==> branch amber <==
==> flow/design.v (excerpt) <==
module cpu_top(
    input wire clk,
    input wire rst_n,
    input wire [31:0] rData,
    input wire [31:0] inst,
    output wire [31:0] pc,
    output wire [31:0] display,
    output wire [31:0] addr,
    output wire [31:0] wData,
    output wire wen,
    output wire [31:0] rdata_19
);
wire [31:0] rdata_19_out;
assign rdata_19 = rdata_19_out;
assign display = inst;
wire [31:0] npc;
wire npc_op;
wire [31:0] pc_4;
wire [2:0] sext_op;
wire [31:0] ext;
wire rf_we;
wire [31:0] regData_1;
wire [31:0] regData_2;
wire [31:0] regData_wb;
wire brun;
wire breq;
wire brlt;
wire bsel;
wire asel;
wire [31:0] alu_a;
wire [31:0] alu_b;
wire [31:0] alu_c;
wire [3:0] alu_op;
wire dram_we;
wire [31:0] dram_rd;
wire [1:0] wbsel;
assign alu_a = (Asel_EX_con==1)?rD1_EX_con:pc_EX_con;
assign alu_b = (Bsel_EX_con==1)?ext_EX_con:rD2_EX_con;
assign regData_wb = (WBsel_MEM_con==0)?pc4_MEM_con:((WBsel_MEM_con==1)?c_MEM_con:dram_rd);
assign addr=c_MEM_con;
assign wData=rD2_MEM_con;
assign wen = Dram_we_MEM_con;
assign dram_rd=rData;
wire [31:0]inst_ID_con;
wire [31:0]pc_ID_con,pc_EX_con;
wire [31:0]pc4_ID_con,pc4_EX_con,pc4_MEM_con;
wire [31:0]rD1_EX_con,rD2_EX_con,rD2_MEM_con;
wire [31:0]ext_EX_con;
wire [4:0]wR_EX_con,wR_MEM_con,wR_WB_con;
wire Asel_EX_con,Bsel_EX_con;
wire [3:0]Alu_op_EX_con;
wire RF_we_EX_con,RF_we_MEM_con,RF_we_WB_con;
wire Dram_we_EX_con,Dram_we_MEM_con;
wire [1:0]WBsel_EX_con,WBsel_MEM_con;
wire [31:0]c_MEM_con;
wire [31:0]RF_wd_WB_con;
wire [31:0]rD1_fw_con,rD2_fw_con;
wire stall_PC_con,stall_IF_ID_con;
wire flush_IF_ID_con,flush_ID_EX_con;
wire rD1_fw_op_con,rD2_fw_op_con;
wire rR1_use_con,rR2_use_con;
wire npc_op_EX_con;
hazard_ctrl U_hazard_ctrl(
    .wR_EX(wR_EX_con),
    .wR_MEM(wR_MEM_con),
    .wR_WB(wR_WB_con),
    .rf_we_EX(RF_we_EX_con),
    .rf_we_MEM(RF_we_MEM_con),
    .rf_we_WB(RF_we_WB_con),
    .rR1_ID(inst_ID_con[19:15]),
    .rR2_ID(inst_ID_con[24:20]),
    .pc4_EX(pc4_EX_con),
    .c_EX(alu_c),
    .wD_MEM(regData_wb),
    .wD_WB(RF_wd_WB_con),
    .WBsel_EX(WBsel_EX_con),
    .npc_op_EX(npc_op_EX_con),
    .rR1_use(rR1_use_con),
    .rR2_use(rR2_use_con),
    .rD1_fw(rD1_fw_con),
    .rD2_fw(rD2_fw_con),
    .rD1_fw_op(rD1_fw_op_con),
  ...
Settings: LEC_CHECK=0, ABC_AREA=1, CAP_MARGIN=30, CELL_PAD_IN_SITES_DETAIL_PLACEMENT=2, CELL_PAD_IN_SITES_GLOBAL_PLACEMENT=2, CORE_MARGIN=2, CORE_UTILIZATION=68, CTS_CLUSTER_DIAMETER=134, GPL_TIMING_DRIVEN=1, PLACE_DENSITY=0.44, SLEW_MARGIN=20; clock period 9.56 ns.
run.sh (not shown) runs the stock make flow with config.mk's settings and CLKGATE_MAP_FILE=.
==> branch delta: changes against branch amber <==
==> flow/config.mk (replaced) <==
export PLATFORM = sky130hd
export DESIGN_NAME = cpu_top
export DESIGN_NICKNAME = cpu_top
export VERILOG_FILES = /design/flow/design.v
export SDC_FILE = /design/flow/constraint.sdc
export NUM_CORES = 4
export LEC_CHECK = 0
export ABC_AREA = 0
export CAP_MARGIN = 35
export CELL_PAD_IN_SITES_DETAIL_PLACEMENT = 0
export CORE_MARGIN = 2
export CORE_UTILIZATION = 49
export HOLD_SLACK_MARGIN = 0.09
export MAX_ROUTING_LAYER = met5
export PLACE_DENSITY_LB_ADDON = 0.01
export SETUP_SLACK_MARGIN = -0.96
export SLEW_MARGIN = 20
==> flow/constraint.sdc (replaced) <==
create_clock -name core_clock -period 12.7 [get_ports {clk}]
set_input_delay 2.5400 -clock core_clock [delete_from_list [all_inputs] [get_ports {clk}]]
set_output_delay 2.5400 -clock core_clock [all_outputs]
set_load 0.01 [all_outputs]
==> branch willow: changes against branch amber <==
==> flow/config.mk (replaced) <==
export PLATFORM = sky130hd
export DESIGN_NAME = cpu_top
export DESIGN_NICKNAME = cpu_top
export VERILOG_FILES = /design/flow/design.v
export SDC_FILE = /design/flow/constraint.sdc
export NUM_CORES = 4
export LEC_CHECK = 0
export CAP_MARGIN = 20
export CORE_MARGIN = 2
export CORE_UTILIZATION = 40
export PLACE_DENSITY = 0.38
export SLEW_MARGIN = 20
==> flow/constraint.sdc (replaced) <==
create_clock -name core_clock -period 5.83 [get_ports {clk}]
set_input_delay 1.1660 -clock core_clock [delete_from_list [all_inputs] [get_ports {clk}]]
set_output_delay 1.1660 -clock core_clock [all_outputs]
set_load 0.01 [all_outputs]
==> branch garnet: changes against branch amber <==
==> flow/config.mk (replaced) <==
export PLATFORM = sky130hd
export DESIGN_NAME = cpu_top
export DESIGN_NICKNAME = cpu_top
export VERILOG_FILES = /design/flow/design.v
export SDC_FILE = /design/flow/constraint.sdc
export NUM_CORES = 4
export LEC_CHECK = 0
export CAP_MARGIN = 20
export CORE_MARGIN = 2
export CORE_UTILIZATION = 40
export PLACE_DENSITY = 0.38
export SLEW_MARGIN = 20
==> flow/constraint.sdc (replaced) <==
create_clock -name core_clock -period 4.12 [get_ports {clk}]
set_input_delay 0.8240 -clock core_clock [delete_from_list [all_inputs] [get_ports {clk}]]
set_output_delay 0.8240 -clock core_clock [all_outputs]
set_load 0.01 [all_outputs]
==> flow_metrics.env <==
# source this file to load flow results
export IMPL_fin_ws_ns=-0.156
export IMPL_so_faults="negative setup slack"
export IMPL_top_cells_by_area="dfrtp_1 45%, mux2_2 14%, a22oi_1 6.2%"
export IMPL_setup_violations_final=3
export IMPL_syn_area_per_cell_sq_um=10.3
export IMPL_dieHeight_microns=452
export IMPL_initial_core_util=0.402
export IMPL_adder_share=0.0210
export IMPL_ys_seq_frac=0.450
export IMPL_core_area_sq_mm=0.199
export IMPL_outcome="failed layout checks"
# the run above: branch willow

==> flow_metrics.env <==
# source this file to load flow results
export IMPL_fin_ws_ns=-0.676
export IMPL_so_faults="negative setup slack"
export IMPL_outcome="failed layout checks"
export IMPL_dieHeight_microns=452
export IMPL_setup_violations_final=116
export IMPL_ys_seq_frac=0.450
export IMPL_syn_area_per_cell_sq_um=10.3
export IMPL_adder_share=0.0210
# the run above: branch garnet

==> flow_metrics.env <==
# source this file to load flow results
export IMPL_ys_seq_frac=0.450
export IMPL_initial_core_util=0.493
export IMPL_setup_violations_final=0
export IMPL_adder_share=0.0210
export IMPL_top_cells_by_area="dfrtp_1 45%, mux2_2 14%, a22oi_1 6.2%"
export IMPL_syn_area_per_cell_sq_um=10.3
export IMPL_dieHeight_microns=408
export IMPL_fin_ws_ns=4.45
export IMPL_core_area_sq_mm=0.163
export IMPL_outcome="timing/DRC/antenna clean"
# the run above: branch delta

==> flow_metrics.env <==
# yosys + openroad results
export IMPL_error="[ERROR GPL-0301] Utilization 133.647 % exceeds 100%."
export IMPL_ys_seq_frac=0.438
export IMPL_top_logic_kind="simple AND/OR/NAND/NOR gates"
export IMPL_outcome="aborted with a tool error"
export IMPL_dieHeight_microns=352
export IMPL_adder_share=0.0205
export IMPL_top_cells_by_area="dfrtp_1 44%, nand2_1 15%, o21ai_0 9.0%"
export IMPL_haltStage="global placement without I/O (3_1_place_gp_skip_io)"
export IMPL_synth_flops=1441
export IMPL_async_flop_share=0.999
export IMPL_syn_area_per_cell_sq_um=7.47
export IMPL_core_area_sq_mm=0.120
# the run above: branch amber


==> inputs of yarrow <==
Starting RTL as in the previous note.
clock: 6.51 ns
lec_check: 0
abc_area: 1
cap_margin: 40
cell_pad_in_sites_detail_placement: 2
cell_pad_in_sites_global_placement: 2
core_margin: 2
core_utilization: 42
cts_cluster_diameter: 27
gpl_routability_driven: 0
gpl_timing_driven: 0
hold_slack_margin: -0.05
max_routing_layer: met5
place_density_lb_addon: 0.17
setup_slack_margin: -0.29
slew_margin: 0
tns_end_percent: 35
==> lagoon (differences from yarrow) <==
- ABC_AREA: 1 -> not set
- CAP_MARGIN: 40 -> 20
- CELL_PAD_IN_SITES_DETAIL_PLACEMENT: 2 -> not set
- CELL_PAD_IN_SITES_GLOBAL_PLACEMENT: 2 -> not set
- CORE_UTILIZATION: 42 -> 30
- CTS_CLUSTER_DIAMETER: 27 -> not set
- GPL_ROUTABILITY_DRIVEN: 0 -> not set
- GPL_TIMING_DRIVEN: 0 -> not set
- HOLD_SLACK_MARGIN: -0.05 -> not set
- MAX_ROUTING_LAYER: met5 -> not set
- PLACE_DENSITY: not set -> 0.38
- PLACE_DENSITY_LB_ADDON: 0.17 -> not set
- SETUP_SLACK_MARGIN: -0.29 -> not set
- SLEW_MARGIN: 0 -> 20
- TNS_END_PERCENT: 35 -> not set
==> flow/constraint.sdc (replaced) <==
create_clock -name core_clock -period 8.5 [get_ports {clk}]
set_input_delay 1.7000 -clock core_clock [delete_from_list [all_inputs] [get_ports {clk}]]
set_output_delay 1.7000 -clock core_clock [all_outputs]
set_load 0.01 [all_outputs]
==> onyx (differences from yarrow) <==
- ABC_AREA: 1 -> not set
- CAP_MARGIN: 40 -> 20
- CELL_PAD_IN_SITES_DETAIL_PLACEMENT: 2 -> not set
- CELL_PAD_IN_SITES_GLOBAL_PLACEMENT: 2 -> not set
- CORE_UTILIZATION: 42 -> 68
- CTS_CLUSTER_DIAMETER: 27 -> 354
- CTS_CLUSTER_SIZE: not set -> 100
- GPL_ROUTABILITY_DRIVEN: 0 -> not set
- GPL_TIMING_DRIVEN: 0 -> not set
- HOLD_SLACK_MARGIN: -0.05 -> not set
- MAX_ROUTING_LAYER: met5 -> not set
- PLACE_DENSITY_LB_ADDON: 0.17 -> 0.0
- SETUP_SLACK_MARGIN: -0.29 -> not set
- SLEW_MARGIN: 0 -> 20
- TNS_END_PERCENT: 35 -> not set
==> flow/constraint.sdc (replaced) <==
create_clock -name core_clock -period 4.74 [get_ports {clk}]
set_input_delay 0.9480 -clock core_clock [delete_from_list [all_inputs] [get_ports {clk}]]
set_output_delay 0.9480 -clock core_clock [all_outputs]
set_load 0.01 [all_outputs]
==> cedar (differences from yarrow) <==
- ABC_AREA: 1 -> 0
- CORE_UTILIZATION: 42 -> 40
- PLACE_DENSITY_LB_ADDON: 0.17 -> not set
- SETUP_SLACK_MARGIN: -0.29 -> 2.45
- TNS_END_PERCENT: 35 -> not set
==> flow/constraint.sdc (replaced) <==
create_clock -name core_clock -period 8.5 [get_ports {clk}]
set_input_delay 1.7000 -clock core_clock [delete_from_list [all_inputs] [get_ports {clk}]]
set_output_delay 1.7000 -clock core_clock [all_outputs]
set_load 0.01 [all_outputs]
==> job_summary.md <==
### Metrics collected by this job

| Metric | Value |
|---|---|
| Synthesized area | `80,200 um2` |
| Post-Place Setup Slack | `-241 ps` |
| And-or/or-and share of the synthesized area | `a little over a fifth` |
| Exit stage | `global routing (5_1_grt)` |
| Unique cell types | `roughly 110` |
| Avg Inst Size Synth | `10.3 um2` |
| Most numerous cell types in the synthesized netlist | `dfrtp_1 (1,439), mux2_2 (1,005), a22oi_1 (664)` |
| Seq share, synth | `45.0%` |
| Share of the core filled by cells before placement | `between 60% and 70%` |
| Adder-cell area share of the yosys netlist | `2.10%` |
| Outcome | `stopped before the end` |
| Floorplan die area | `approximately 120,000 um2` |
| Die span in y | `347 um` |
| Err | `[ERROR GRT-0116] Global routing finished with congestion. Check the congestion regions in the DRC Viewer.` |
Source of the figures above: onyx

==> job_summary.md <==
### Metrics collected by this job

| Metric | Value |
|---|---|
| Post-synthesis cell type with the largest combined area | `dfrtp_1` |
| Parity-gate share of the synthesized area counting xor and xnor cells | `1.04%` |
| Most numerous cell types in the synthesized netlist | `dfrtp_1 (1,439), mux2_2 (1,005), a22oi_1 (664)` |
| Top cells by area | `dfrtp_1 (45%), mux2_2 (14%), a22oi_1 (6.2%)` |
| Seq share, synth | `45.0%` |
| Post-Place Setup Slack | `429 ps` |
| Floorplan die area | `204,000 um2` |
| Exit stage | `global routing (5_1_grt)` |
| Unique cell types | `112` |
| Synthesized area | `80,200 um2` |
| Err | `[ERROR GRT-0116] Global routing finished with congestion. Check the congestion regions in the DRC Viewer.` |
| Avg Inst Size Synth | `approximately 10 um2` |
| Die span in y | `about 450 um` |
| Adder-cell area share of the yosys netlist | `roughly 2.1%` |
| Total CTS buffers | `410` |
| And-or/or-and share of the synthesized area | `21.9%` |
| Post-place instance area | `90,100 um2` |
| Post-Synthesis Net Count | `7,972` |
| Share of the core filled by cells before placement | `about two fifths` |
| Outcome | `stopped before the end` |
Source of the figures above: cedar

==> job_summary.md <==
### Metrics collected by this job

| Metric | Value |
|---|---|
| Seq share, synth | `43.8%` |
| Floorplan die area | `~200,000 um2` |
| Avg Inst Size Synth | `7.47 um2` |
| Unique cell types | `between 70 and 80` |
| Synthesized area | `~82,000 um2` |
| Post-synthesis cell type with the largest combined area | `dfrtp_1` |
| And-or/or-and share of the synthesized area | `19.5%` |
| Share of the core filled by cells before placement | `a little over two fifths` |
| Err | `[ERROR DPL-0033] detailed placement checks failed during check placement.` |
| Most numerous cell types in the synthesized netlist | `nand2_1 (3,316), o21ai_0 (1,474), dfrtp_1 (1,439)` |
| Outcome | `stopped before the end` |
| Die span in y | `447 um` |
| Exit stage | `clock tree synthesis (4_1_cts)` |
| Adder-cell area share of the yosys netlist | `about 2%` |
Source of the figures above: yarrow

==> job_summary.md <==
## PnR job results

| Metric | Value |
|---|---|
| Seq share, synth | `45.0%` |
| Unique cell types | `112` |
| Outcome | `finished clean` |
| And-or/or-and share of the synthesized area | `21.9%` |
| Synthesized area | `80,200 um2` |
| Most numerous cell types in the synthesized netlist | `dfrtp_1 (1,439), mux2_2 (1,005), a22oi_1 (664)` |
| Reg-to-Reg Start | `U_Reg_IF_ID.inst_ID[19]$_DFFE_PN0P_` |
| End of the worst register-to-register path | `U_Reg_ID_EX.npc_op_EX$_DFF_PN0_` |
| Share of the core filled by cells before placement | `30.2%` |
| Global routing usage on met1 | `49.3%` |
| Die span in y | `521 um` |
| Post-Place Setup Slack | `1250 ps` |
| Adder-cell area share of the yosys netlist | `2.10%` |
| Floorplan die area | `between 200,000 and 300,000 um2` |
Source of the figures above: lagoon


==> inputs of trial 13 <==
Starting RTL as in the previous note.
==> flow/design.v (excerpt) <==
module cpu_top(
    input wire clk,
    input wire rst_n,
    input wire [31:0] rData,
    input wire [31:0] inst,
    output wire [31:0] pc,
    output wire [31:0] display,
    output wire [31:0] addr,
    output wire [31:0] wData,
    output wire wen,
    output wire [31:0] rdata_19
);
==> flow/config.mk <==
export PLATFORM = sky130hd
export DESIGN_NAME = cpu_top
export DESIGN_NICKNAME = cpu_top
export VERILOG_FILES = /design/flow/design.v
export SDC_FILE = /design/flow/constraint.sdc
export NUM_CORES = 4
export LEC_CHECK = 0
export CAP_MARGIN = 20
export CELL_PAD_IN_SITES_DETAIL_PLACEMENT = 0
export CORE_MARGIN = 4
export CORE_UTILIZATION = 49
export GPL_TIMING_DRIVEN = 0
export PLACE_DENSITY = 0.77
export SETUP_SLACK_MARGIN = 1.93
export SLEW_MARGIN = 20
export TNS_END_PERCENT = 15
==> flow/constraint.sdc <==
create_clock -name core_clock -period 8.72 [get_ports {clk}]
set_input_delay 1.7440 -clock core_clock [delete_from_list [all_inputs] [get_ports {clk}]]
set_output_delay 1.7440 -clock core_clock [all_outputs]
set_load 0.01 [all_outputs]
==> inputs of build 92, as changes to trial 13 <==
- ABC_AREA: not set -> 1
- CELL_PAD_IN_SITES_DETAIL_PLACEMENT: 0 -> not set
- CORE_MARGIN: 4 -> 2
- CORE_UTILIZATION: 49 -> 40
- CTS_CLUSTER_DIAMETER: not set -> 27
- GPL_TIMING_DRIVEN: 0 -> not set
- MAX_ROUTING_LAYER: not set -> met4
- PLACE_DENSITY: 0.77 -> not set
- SETUP_SLACK_MARGIN: 1.93 -> not set
- TNS_END_PERCENT: 15 -> not set
==> flow/constraint.sdc (replaced) <==
create_clock -name core_clock -period 8.5 [get_ports {clk}]
set_input_delay 1.7000 -clock core_clock [delete_from_list [all_inputs] [get_ports {clk}]]
set_output_delay 1.7000 -clock core_clock [all_outputs]
set_load 0.01 [all_outputs]
==> inputs of build 74, as changes to trial 13 <==
- ABC_AREA: not set -> 0
- CAP_MARGIN: 20 -> 40
- CELL_PAD_IN_SITES_DETAIL_PLACEMENT: 0 -> 2
- CORE_ASPECT_RATIO: not set -> 0.56
- CORE_MARGIN: 4 -> 8
- CORE_UTILIZATION: 49 -> 55
- CTS_CLUSTER_DIAMETER: not set -> 334
- CTS_CLUSTER_SIZE: not set -> 85
- GPL_ROUTABILITY_DRIVEN: not set -> 0
- HOLD_SLACK_MARGIN: not set -> 0.09
- MAX_ROUTING_LAYER: not set -> met5
- PLACE_DENSITY: 0.77 -> not set
- PLACE_DENSITY_LB_ADDON: not set -> 0.01
- SETUP_SLACK_MARGIN: 1.93 -> not set
- TNS_END_PERCENT: 15 -> not set
==> flow/constraint.sdc (replaced) <==
create_clock -name core_clock -period 12.7 [get_ports {clk}]
set_input_delay 2.5400 -clock core_clock [delete_from_list [all_inputs] [get_ports {clk}]]
set_output_delay 2.5400 -clock core_clock [all_outputs]
set_load 0.01 [all_outputs]
==> comparison table <==
| quantity | build 74 | trial 13 | build 92 |
|---|---|---|---|
| Synth top cell by count | sky130_fd_sc_hd__dfrtp_1 | sky130_fd_sc_hd__dfrtp_1 | sky130_fd_sc_hd__nand2_1 |
| Buffer count from post-CTS setup fixing | - | 6 | 0 |
| Cell count in the Yosys report | 7772 | 7772 | 11000 |
| Total of hold buffers inserted after clock tree synthesis | - | 0 | 0 |
| Run status | did not finish | did not finish | complete, no violations |
| Failing step | detailed placement | global routing | - |
| Global placer's final weighted congestion | - | 1.27 | 1.11 |
| Floorplan Nets | 7972 | 7972 | 11200 |
| Number of buffers created by CTS | - | 152 | 407 |
| Number of instances in the synthesized netlist | 7772 | 7772 | 11000 |
| XOR-XNOR Cells, Area Fraction | 1.04% | 1.04% | 0.575% |
| Syn avg cell area | 10.3 um2 | 10.3 um2 | 7.47 um2 |
| Hpwl dp | - | 434000 um | 383000 um |
| Die y size | 302 um | 412 um | 458 um |
| Adder and majority cell fraction of the synthesized area | 2.10% | 2.10% | 2.05% |
| Core region area | 0.144 mm2 | 0.163 mm2 | 0.205 mm2 |
| Initial core utilization | 55.6% | 49.3% | 40.2% |
| Unique masters post-synth | 112 | 112 | 74 |
| Std-Cell Rows | 104 | 148 | 166 |
| Synth Seq Share | 45.0% | 45.0% | 43.8% |
